==> run F <==
// my_chip
module my_chip (
    input logic [11:0] io_in,  
    output logic [11:0] io_out,  
    input logic clock,
    input logic reset  
);
Settings: LEC_CHECK=0, ABC_AREA=1, CAP_MARGIN=35, CELL_PAD_IN_SITES_DETAIL_PLACEMENT=2, CELL_PAD_IN_SITES_GLOBAL_PLACEMENT=2, CORE_ASPECT_RATIO=0.51, CORE_MARGIN=4, CORE_UTILIZATION=40, GPL_TIMING_DRIVEN=0, HOLD_SLACK_MARGIN=0.02, MAX_ROUTING_LAYER=met4, PLACE_DENSITY_LB_ADDON=0.22, SETUP_SLACK_MARGIN=-0.58, SLEW_MARGIN=5, TNS_END_PERCENT=45; clock period 10.0 ns.
run.sh (not shown) runs the stock make flow with config.mk's settings and CLKGATE_MAP_FILE=.
==> run C (differences from run F) <==
Settings changed: CAP_MARGIN 35 to 20, CELL_PAD_IN_SITES_DETAIL_PLACEMENT 2 to default, CELL_PAD_IN_SITES_GLOBAL_PLACEMENT 2 to default, CORE_ASPECT_RATIO 0.51 to 1.89, CORE_MARGIN 4 to 2, CORE_UTILIZATION 40 to 58, CTS_CLUSTER_DIAMETER from default to 354, CTS_CLUSTER_SIZE from default to 99, GPL_TIMING_DRIVEN 0 to default, HOLD_SLACK_MARGIN 0.02 to default, MAX_ROUTING_LAYER met4 to default, PLACE_DENSITY_LB_ADDON 0.22 to default, SETUP_SLACK_MARGIN -0.58 to default, SLEW_MARGIN 5 to 35, TNS_END_PERCENT 45 to 35.
==> run D (differences from run F) <==
Settings changed: ABC_AREA 1 to default, CAP_MARGIN 35 to 20, CELL_PAD_IN_SITES_DETAIL_PLACEMENT 2 to default, CORE_ASPECT_RATIO 0.51 to default, HOLD_SLACK_MARGIN 0.02 to default, MAX_ROUTING_LAYER met4 to met5, SETUP_SLACK_MARGIN -0.58 to default, SLEW_MARGIN 5 to 35, TNS_END_PERCENT 45 to default.
==> run Z (differences from run F) <==
Settings changed: CAP_MARGIN 35 to 20, CELL_PAD_IN_SITES_DETAIL_PLACEMENT 2 to 1, CELL_PAD_IN_SITES_GLOBAL_PLACEMENT 2 to default, CORE_ASPECT_RATIO 0.51 to default, CORE_MARGIN 4 to 3, CTS_CLUSTER_SIZE from default to 25, GPL_TIMING_DRIVEN 0 to default, HOLD_SLACK_MARGIN 0.02 to 0.22, PLACE_DENSITY_LB_ADDON 0.22 to default, SETUP_SLACK_MARGIN -0.58 to default, SLEW_MARGIN 5 to 25, TNS_END_PERCENT 45 to default.
==> flow/constraint.sdc (replaced) <==
create_clock -name core_clock -period 5.36 [get_ports {clock}]
set_input_delay 1.0720 -clock core_clock [delete_from_list [all_inputs] [get_ports {clock}]]
set_output_delay 1.0720 -clock core_clock [all_outputs]
set_load 0.01 [all_outputs]
==> comparison <==
Clock-buffer cell count: run C is higher than run D (3).
The highest die size belongs to run F, the lowest to run C.
Global-route usage, lowest first: run D, run Z, run F, run C.
In synthesized cell count, run C and run F do not differ.
Of run F and run D, run F has the higher via count (gap about 27%, measured against run D).
Sequential cell count is the same in run F and run Z.
Synthesized area is the same in run Z and run F.

* * *

==> inputs of v16 <==
Starting RTL as in the previous note.
clock: 2.95 ns
lec_check: 0
abc_area: 1
cap_margin: 15
cell_pad_in_sites_detail_placement: 0
core_margin: 2
core_utilization: 72
cts_cluster_diameter: 398
cts_cluster_size: 72
max_routing_layer: met4
place_density: 0.37
setup_slack_margin: -0.1
slew_margin: 0
tns_end_percent: 100
==> v13: changes against v16 <==
CAP_MARGIN = 20   (was 15)
CELL_PAD_IN_SITES_DETAIL_PLACEMENT = default   (was 0)
CTS_CLUSTER_DIAMETER = 227   (was 398)
CTS_CLUSTER_SIZE = 68   (was 72)
MAX_ROUTING_LAYER = default   (was met4)
PLACE_DENSITY = default   (was 0.37)
SETUP_SLACK_MARGIN = default   (was -0.1)
SLEW_MARGIN = 20   (was 0)
TNS_END_PERCENT = default   (was 100)
==> flow/constraint.sdc (replaced) <==
create_clock -name core_clock -period 2.55 [get_ports {clock}]
set_input_delay 0.5100 -clock core_clock [delete_from_list [all_inputs] [get_ports {clock}]]
set_output_delay 0.5100 -clock core_clock [all_outputs]
set_load 0.01 [all_outputs]
==> v15: changes against v16 <==
ABC_AREA = default   (was 1)
CAP_MARGIN = 5   (was 15)
CELL_PAD_IN_SITES_DETAIL_PLACEMENT = default   (was 0)
CTS_CLUSTER_DIAMETER = 130   (was 398)
CTS_CLUSTER_SIZE = default   (was 72)
MAX_ROUTING_LAYER = default   (was met4)
PLACE_DENSITY = 0.65   (was 0.37)
SETUP_SLACK_MARGIN = default   (was -0.1)
SLEW_MARGIN = 20   (was 0)
TNS_END_PERCENT = default   (was 100)
==> flow/constraint.sdc (replaced) <==
create_clock -name core_clock -period 6.51 [get_ports {clock}]
set_input_delay 1.3020 -clock core_clock [delete_from_list [all_inputs] [get_ports {clock}]]
set_output_delay 1.3020 -clock core_clock [all_outputs]
set_load 0.01 [all_outputs]
==> v4: changes against v16 <==
CAP_MARGIN = 20   (was 15)
CELL_PAD_IN_SITES_DETAIL_PLACEMENT = default   (was 0)
CORE_UTILIZATION = 67   (was 72)
CTS_CLUSTER_DIAMETER = default   (was 398)
CTS_CLUSTER_SIZE = 96   (was 72)
MAX_ROUTING_LAYER = default   (was met4)
PLACE_DENSITY = default   (was 0.37)
SETUP_SLACK_MARGIN = default   (was -0.1)
SLEW_MARGIN = 20   (was 0)
TNS_END_PERCENT = default   (was 100)
==> flow/constraint.sdc (replaced) <==
create_clock -name core_clock -period 15.3 [get_ports {clock}]
set_input_delay 3.0600 -clock core_clock [delete_from_list [all_inputs] [get_ports {clock}]]
set_output_delay 3.0600 -clock core_clock [all_outputs]
set_load 0.01 [all_outputs]
==> impl_metrics.py <==
# Synthesis and PnR figures
metrics = {
    "status": {
        "status": "finished clean",
    },
    "final_timing": {
        "setup_slack_ns": 10.83,
        "max_freq_ghz": 0.224,
    },
    "setup_path": {
        "critical_path_arrival_ns": 4.89,
        "reg2regPathDepth": 16,
    },
    "place": {
        "dp.cells": 1522,
    },
    "final_layout": {
        "seq_area_sq_um": 3790,
    },
    "pwr": {
        "ir_drop_mv": 0.0880,
    },
}
-- figures above: v4

==> impl_metrics.py <==
# Synthesis and PnR figures
metrics = {
    "pwr": {
        "ir_drop_mv": 0.682,
    },
    "final_timing": {
        "final-setup-viol-count": 9,
        "setup_slack_ns": -1.02,
    },
    "place": {
        "dp.cells": 1570,
    },
    "setup_path": {
        "critical_path_arrival_ns": 3.87,
        "reg2regPathDepth": 15,
    },
    "status": {
        "violations": "setup timing",
        "status": "failed layout checks",
    },
}
-- figures above: v13

==> impl_metrics.py <==
# Synthesis and PnR figures
metrics = {
    "clock_network": {
        "holdBufCountCts": 0,
    },
    "place": {
        "dp.cells": 1176,
    },
    "setup_path": {
        "critical_path_arrival_ns": 5.06,
        "reg2regPathDepth": 13,
        "worst_path_max_delay_cell": "dfrtp_1",
        "cp.depth": 13,
    },
    "status": {
        "status": "finished clean",
    },
    "final_timing": {
        "hold-worst-slack_ns": 0.332,
        "setup_slack_ns": 1.74,
    },
    "final_layout": {
        "nonClkBufAreaFrac_pct": 1.39,
        "seq_area_sq_um": 3790,
    },
    "pwr": {
        "ir_drop_mv": 0.242,
    },
    "yosys": {
        "ys_sh_mux_pct": 0.643,
    },
}
-- figures above: v15

==> impl_metrics.py <==
# Synthesis and PnR figures
metrics = {
    "final_timing": {
        "setup_slack_ns": -0.563,
        "final-setup-viol-count": 7,
        "max_freq_ghz": 0.285,
    },
    "setup_path": {
        "reg2regPathDepth": 17,
        "cp_max_fo": 3,
        "critical_path_arrival_ns": 3.82,
    },
    "yosys": {
        "ys_sh_mux_pct": 0,
        "logic_family": "simple AND/OR/NAND/NOR gates",
    },
    "route": {
        "top_layer_used": "met4",
    },
    "place": {
        "dp.cells": 1553,
    },
    "final_layout": {
        "utilization_pct": 82.9,
        "seq_area_sq_um": 3790,
    },
    "clock_network": {
        "htreeDepth": 4,
    },
    "status": {
        "status": "failed layout checks",
        "violations": "setup timing",
    },
    "pwr": {
        "ir_drop_mv": 0.445,
    },
}
-- figures above: v16


* * *

==> job 543: inputs <==
==> flow/design.v <==
module ChipInterface #(parameter FRE = 25000000, parameter DEBOUNCE = FRE / 100) (
    input logic clock,
    input logic confirm,
    input logic clear,
    input logic algorithm_select_mode,
    input reset,
    input logic enter0, enter1,
    output logic [5:0] led
  );
  logic confirm_sync, clear_sync, enter0_sync, enter1_sync, algorithm_select_mode_sync;
  logic enter0_valid_press, enter1_valid_press, clear_valid_press, confirm_valid_press, algorithm_select_mode_valid_press;
  logic [11:0] password_current, password_next;
  logic [11:0] password_ref;
  logic [5:0] OTP;
  logic change_current, change_next;
  logic [31:0] cnt_current, cnt_next;
  logic [1:0] wrong_password_time_current, wrong_password_time_next;
  logic algorithm_selet_current, algorithm_selet_next;
  logic [2:0] algorithm_mode_current, algorithm_mode_next;
  password_generator password_generator_inst(
    .clock(clock),
    .reset(reset),  
    .algorithm_select(algorithm_mode_current),
    .OTP(OTP), 
    .password(password_ref));
  FF2_Synchronizer confirm_sync_ (
    .clock(clock),
    .button(confirm),
    .sync_button(confirm_sync)
  );
  FF2_Synchronizer clear_sync_ (
    .clock(clock),
    .button(clear),
    .sync_button(clear_sync)
  );
  FF2_Synchronizer enter0_sync_ (
    .clock(clock),
    .button(enter0),
    .sync_button(enter0_sync)
  );
  FF2_Synchronizer enter1_sync_ (
    .clock(clock),
    .button(enter1),
    .sync_button(enter1_sync)
  );
  FF2_Synchronizer algorithm_select_mode_sync_ (
    .clock(clock),
    .button(algorithm_select_mode),
    .sync_button(algorithm_select_mode_sync)
  );
  button_handler #(.COUNT_MAX(DEBOUNCE)) confirm_valid(.clock(clock), .reset(reset), .btn(confirm_sync), .valid_press(confirm_valid_press));
  button_handler #(.COUNT_MAX(DEBOUNCE)) clear_valid(.clock(clock), .reset(reset), .btn(clear_sync), .valid_press(clear_valid_press));
  button_handler #(.COUNT_MAX(DEBOUNCE)) enter0_valid(.clock(clock), .reset(reset), .btn(enter0_sync), .valid_press(enter0_valid_press));
  button_handler #(.COUNT_MAX(DEBOUNCE)) enter1_valid(.clock(clock), .reset(reset), .btn(enter1_sync), .valid_press(enter1_valid_press));
  button_handler #(.COUNT_MAX(DEBOUNCE)) algorithm_select_mode_valid(.clock(clock), .reset(reset), .btn(algorithm_select_mode_sync), .valid_press(algorithm_select_mode_valid_press));
  OTP_generator inst_OTP_generator(.clock(clock), .reset(reset), .change(change_current), .OTP(OTP));
  typedef enum logic [2:0] {IDLE = 3'b000, 
                            TIMEOUT = 3'b001, 
                            INPUT = 3'b010, 
                            VERIFY = 3'b011, 
                            PASS = 3'b100, 
                            FAIL = 3'b101, 
                            LOCK = 3'b110,
                            ALGO_SELECT = 3'b111} state_t;
  state_t current_state, next_state;
  always_ff @(posedge clock or posedge reset) begin 
    if(reset) begin
      current_state <= IDLE;
      password_current <= 0;
      change_current <= 0;
      wrong_password_time_current <= 0;
      algorithm_selet_current <= 0;
      algorithm_mode_current <= 0;
      cnt_current <= 0;
    end
    else begin
      current_state <= next_state;
      password_current <= password_next;
      change_current <= change_next;
      wrong_password_time_current <= wrong_password_time_next;
      algorithm_selet_current <= algorithm_selet_next;
      algorithm_mode_current <= algorithm_mode_next;
      cnt_current <= cnt_next;
    end
  end
  always_comb begin
    case(current_state)
      IDLE: begin
        wrong_password_time_next = wrong_password_time_current;
        algorithm_mode_next = algorithm_mode_current;
        if(cnt_current == 60 * FRE -1) begin
          next_state = TIMEOUT;
          password_next = 0;
          change_next = 1;
          algorithm_selet_next = 0;
          cnt_next = 0;
        end
        else if(algorithm_select_mode_valid_press) begin
            algorithm_selet_next = 1;
            next_state = INPUT;
            change_next = 0;
            password_next = 0;
            cnt_next = 0;
        end
        else if(enter0_valid_press)begin
           cnt_next = 0;
           next_state = INPUT;
           password_next = {password_current[10:0],1'b0};
           change_next = 0;
           algorithm_selet_next = 0;
        end 
        else if(enter1_valid_press)begin
           cnt_next = 0;
           next_state = INPUT;
           password_next = {password_current[10:0],1'b1};
           change_next = 0;
           algorithm_selet_next = 0;
        end 
        else begin
          cnt_next = cnt_current + 1;
          next_state = IDLE;
          password_next = 0;
          change_next = 0;
          algorithm_selet_next = 0;
        end
      end
      TIMEOUT: begin
        next_state = IDLE;
        wrong_password_time_next = wrong_password_time_current;
        cnt_next = cnt_current + 1;
        password_next = 0;
        change_next = 0;
        algorithm_selet_next = 0;
        algorithm_mode_next = algorithm_mode_current;
      end
      INPUT:begin
        wrong_password_time_next = wrong_password_time_current;
        cnt_next = 0;
        change_next = 0;
        algorithm_selet_next = algorithm_selet_current;
        algorithm_mode_next = algorithm_mode_current;
        if(confirm_valid_press) begin
           next_state = VERIFY;
           password_next = password_current;
        end
        else if(clear_valid_press) begin
           next_state = INPUT;
           password_next = 0;
        end
        else if(enter0_valid_press) begin
           next_state = INPUT;
           password_next = {password_current[10:0],1'b0};
        end 
        else if(enter1_valid_press)begin
           next_state = INPUT;
           password_next = {password_current[10:0],1'b1};
        end
        else begin
          next_state = INPUT;
          password_next = password_current;
        end
      end
      VERIFY: begin
        cnt_next = 0;
        password_next = 0;
        change_next = 0;
        algorithm_selet_next = algorithm_selet_current;
        algorithm_mode_next = algorithm_mode_current;
        if(password_current == password_ref) begin
            next_state = PASS;
            wrong_password_time_next = wrong_password_time_current;
        end
        else begin
            next_state = FAIL;
            wrong_password_time_next = wrong_password_time_current + 1;
        end
      end
      PASS: begin
        wrong_password_time_next = wrong_password_time_current;
        password_next = 0;
        algorithm_selet_next = algorithm_selet_current;
        algorithm_mode_next = algorithm_mode_current;
        if(cnt_current == 6 * FRE) begin
          if(algorithm_selet_current == 1) begin
              next_state = ALGO_SELECT;
              change_next = 0;
          end
          else begin
              next_state = IDLE;
              change_next = 1;
          end
          cnt_next = 0;
        end 
        else begin
          cnt_next = cnt_current + 1;
          next_state = PASS;
          change_next = 0;
        end
      end
      ALGO_SELECT : begin
        password_next = 0;
        cnt_next = 0;
        algorithm_selet_next = 0;
        wrong_password_time_next = wrong_password_time_current;
        if(confirm_valid_press) begin
           next_state = IDLE;
           algorithm_mode_next = algorithm_mode_current;
           change_next = 1;
        end
        else if(clear_valid_press) begin
           next_state = ALGO_SELECT;
           algorithm_mode_next = 0;
           change_next = 0;
        end
        else if(enter0_valid_press) begin
           next_state = ALGO_SELECT;
           algorithm_mode_next = {algorithm_mode_current[1:0],1'b0};
           change_next = 0;
        end 
        else if(enter1_valid_press)begin
           next_state = ALGO_SELECT;
           algorithm_mode_next = {algorithm_mode_current[1:0],1'b1};
           change_next = 0;
        end
        else begin
           next_state = ALGO_SELECT;
           algorithm_mode_next = algorithm_mode_current;
           change_next = 0;
        end
      end
      FAIL: begin
        algorithm_mode_next = algorithm_mode_current;
        wrong_password_time_next = wrong_password_time_current;
        password_next = 0;
        algorithm_selet_next = 0;
        if(cnt_current == 6 * FRE) begin
          change_next = 1;
          cnt_next = 0;
          next_state = LOCK;
        end 
        else begin
          cnt_next = cnt_current + 1;
          next_state = FAIL;
          change_next = 0;
        end
      end
      LOCK: begin
         algorithm_mode_next = algorithm_mode_current;
         cnt_next = cnt_current + 1;
         wrong_password_time_next = wrong_password_time_current;
         password_next = 0;
         algorithm_selet_next = 0;
         if(wrong_password_time_current == 1) begin
            if(cnt_current == 15 * FRE) begin
              next_state = IDLE;
              change_next = 1;
              cnt_next = 0;
            end
            else begin
              next_state = LOCK;
              change_next = 0;
            end
         end
         else if (wrong_password_time_current == 2) begin
            if(cnt_current == 30 * FRE) begin
              next_state = IDLE;
              change_next = 1;
              cnt_next = 0;
            end
            else begin
               next_state = LOCK;
              change_next = 0;
            end 
         end
         else begin
            if(cnt_current == 60 * FRE) begin
                 next_state = IDLE;
                 change_next = 1;
                 cnt_next = 0;
            end
            else begin
              next_state = LOCK;
              change_next = 0;
            end
         end
      end
    endcase
  end
  always_ff @(posedge clock or posedge reset) begin
    if(reset) led <= 6'b0;
    else if(current_state == PASS) led <= 6'b111111;
    else if(current_state == ALGO_SELECT) begin
        led <= {4'b0, algorithm_mode_current};
    end
    else if(current_state == FAIL) begin
    if ((cnt_current >= FRE*1 && cnt_current < FRE*2) || 
        (cnt_current >= FRE*3 && cnt_current < FRE*4) || 
        (cnt_current >= FRE*5 && cnt_current < FRE*6))
        led <= 6'b0; 
    else
        led <= 6'b111111; 
    end
    else if(current_state == LOCK) led <= 6'b101010;
    else led <= OTP;
  end
endmodule
module password_generator(
    input logic clock,
    input logic reset,  
    input logic [2:0] algorithm_select,
    input logic [5:0] OTP,
    output logic [11:0] password
);
  always_ff @(posedge clock or posedge reset) begin
      if(reset) begin
          password <= 0;
      end
      else begin
        case(algorithm_select)
            3'd0: password <= OTP * 2 + 1;                    
            3'd1: password <= (OTP << 2) ^ 12'hA3; 
            3'd2: password <= (OTP * 3) + (OTP >> 1);         
            3'd3: password <= ~(OTP * 5) & 12'hFFF;           
            3'd4: password <= (OTP * OTP) % 4096;             
            3'd5: password <= ((OTP << 3) - OTP) ^ 12'h3C3;   
            3'd6: password <= {OTP[2:0], OTP[5:3]} + 12'h55A; 
            3'd7: password <= (OTP * 9) & 12'hFFF;            
        endcase
      end
  end
endmodule
module OTP_generator(
    input logic clock,
    input logic change,
    input reset,
    output logic [5:0] OTP 
);
    logic [5:0] lfsr;
    always_ff @(posedge clock or posedge reset) begin
        if (reset)
            lfsr <= 6'b101101;  
        else if (change)
            lfsr <= {lfsr[4:0], lfsr[5] ^ lfsr[3]};
    end
    assign OTP = lfsr;
endmodule
module button_handler (
    input  logic clock,        
    input  logic reset,
    input  logic btn,         
    output logic valid_press  
);
    parameter COUNT_MAX = 250_000;
    logic btn_pre;
    logic [$clog2(COUNT_MAX):0] count;
    logic armed;
    always_ff @(posedge clock or posedge reset) begin
        if (reset)
            btn_pre <= 0;
        else
            btn_pre <= btn;
    end
    always_ff @(posedge clock or posedge reset) begin
        if (reset) begin
            count <= 0;
            valid_press <= 0;
            armed <= 1;
        end else begin
            valid_press <= 0;  
            if (btn && btn_pre) begin  
                if (armed) begin
                    if (count < COUNT_MAX - 1) begin
                        count <= count + 1;
                    end else begin
                        valid_press <= 1;  
                        armed <= 0;        
                        count <= 0;
                    end
                end
            end else begin
                count <= 0;
                if (!btn) 
                    armed <= 1; 
            end
        end
    end
endmodule
module FF2_Synchronizer(
  input logic clock,
  input logic button,
  output logic sync_button
);
  logic [1:0] button_dff;
  always_ff @(posedge clock) begin
    button_dff[0] <= button;
    button_dff[1] <= button_dff[0];
  end
  assign sync_button = button_dff[1];
endmodule
`default_nettype none
module my_chip (
    input logic [11:0] io_in,  
    output logic [11:0] io_out,  
    input logic clock,
    input logic reset  
);
    ChipInterface #(.FRE(25000)) chipInterface_inst(
        .clock(clock),
        .confirm(io_in[0]),
        .clear(io_in[1]),
        .algorithm_select_mode(io_in[2]),
        .reset(reset),
        .enter0(io_in[3]), 
        .enter1(io_in[4]),
        .led(io_out[5:0])
    );
    assign io_out[11:6] = 6'b0;
endmodule
==> flow/run.sh <==
#!/bin/bash
# the make line also repeats each setting of config.mk as NAME=value (left out here)
make -C /OpenROAD-flow-scripts/flow DESIGN_CONFIG=/design/flow/config.mk WORK_HOME=/design/flow/orfs CLKGATE_MAP_FILE= finish
==> flow/config.mk <==
export PLATFORM = sky130hd
export DESIGN_NAME = my_chip
export DESIGN_NICKNAME = my_chip
export VERILOG_FILES = /design/flow/design.v
export SDC_FILE = /design/flow/constraint.sdc
export NUM_CORES = 4
export LEC_CHECK = 0
export CAP_MARGIN = 5
export CORE_ASPECT_RATIO = 0.94
export CORE_MARGIN = 2
export CORE_UTILIZATION = 72
export CTS_CLUSTER_DIAMETER = 64
export CTS_CLUSTER_SIZE = 50
export HOLD_SLACK_MARGIN = 0.05
export PLACE_DENSITY = 0.92
export SETUP_SLACK_MARGIN = 1.65
export SLEW_MARGIN = 20
==> flow/constraint.sdc <==
create_clock -name core_clock -period 6.51 [get_ports {clock}]
set_input_delay 1.3020 -clock core_clock [delete_from_list [all_inputs] [get_ports {clock}]]
set_output_delay 1.3020 -clock core_clock [all_outputs]
set_load 0.01 [all_outputs]
==> job 9211: changes against job 543 <==
ABC_AREA = 1   (was not set)
CAP_MARGIN = 40   (was 5)
CORE_ASPECT_RATIO = 0.5   (was 0.94)
CTS_CLUSTER_DIAMETER = 397   (was 64)
CTS_CLUSTER_SIZE = 97   (was 50)
HOLD_SLACK_MARGIN = not set   (was 0.05)
PLACE_DENSITY = not set   (was 0.92)
SETUP_SLACK_MARGIN = 0.15   (was 1.65)
==> flow/constraint.sdc (replaced) <==
create_clock -name core_clock -period 2.45 [get_ports {clock}]
set_input_delay 0.4900 -clock core_clock [delete_from_list [all_inputs] [get_ports {clock}]]
set_output_delay 0.4900 -clock core_clock [all_outputs]
set_load 0.01 [all_outputs]
==> comparison <==
- Job 543 produced a clean layout. Job 9211 completed, yet does not pass: setup timing.
- In sequential power, job 9211 is at 2.7 times the value of job 543.
- Routed wire length: job 543 is lower than job 9211 (about 30%).
- In job 9211 the die size is larger than in job 543, by 7.6%.
- In job 543 the sequential share of layout area is higher than in job 9211, by 4.8 points.
- Of job 9211 and job 543, job 9211 has the higher global-route usage (gap 8.1 points).
- Design area: job 9211 is larger than job 543 (15%).
- Synthesized area: job 9211 is larger than job 543 (7.4%).
- In job 543 the via count is lower than in job 9211, by 23%.
- Of job 543 and job 9211, job 9211 has the higher first-iteration DRC count (gap about 22%, measured against job 9211).
- The total power of job 9211 is 2.7 times that of job 543.
- Of job 9211 and job 543, job 9211 has the higher fmax (gap 33%, measured against job 543).
==> figures <==
metric                                                                                                    job 543                                       job 9211
Fraction of area in multi-input gates                                                                       51.7%                                          48.9%
Clock power frac                                                                                            48.9%                                          49.9%
Yosys Instances                                                                                              1025                                           1342
Final critical-path share of the clock period                                                               71.2%                                           143%
Leak Pwr                                                                                                  4.74 nW                                        5.64 nW
Global-route usage over all layers                                                                          32.9%                                          41.0%
Final instance area                                                                                     10200 um2                                      11800 um2
Most frequent cell after synthesis                                                       sky130_fd_sc_hd__dfrtp_1                       sky130_fd_sc_hd__nand2_1
Amount of wire on met3 after detailed routing                                                             1790 um                                        2880 um
Register clock-pin slew on the reported worst setup and hold paths                                        0.06 ns                                        0.07 ns
Met3 demand-to-capacity share in global routing                                                             6.89%                                          8.93%
Start of the worst register-to-register path                        chipInterface_inst.inst_OTP_generator.lfsr[4]  chipInterface_inst.inst_OTP_generator.lfsr[2]
Shortest clock period the worst path allows after layout                                                  4.64 ns                                        3.50 ns
Total Routed Length                                                                                      21900 um                                       31400 um
Status                                                                                             finished clean                       finished with violations
Layout check failures                                                                                           -                                   setup timing
Total routed wire length on the met1 layer                                                                9050 um                                       11700 um
Core Region                                                                                             12900 um2                                      13700 um2
Total placed instance area                                                                               9670 um2                                      10900 um2
Adder and majority cell fraction of the synthesized area                                                    11.4%                                          10.6%
Die y size                                                                                                 116 um                                        88.3 um
Post-DP HPWL                                                                                             14300 um                                       20300 um
Final worst setup slack                                                                                   1.87 ns                                       -1.05 ns
Slew of the pin with the lowest slew margin                                                              0.940 ns                                       0.840 ns
Power and IR drop assume default switching activity.
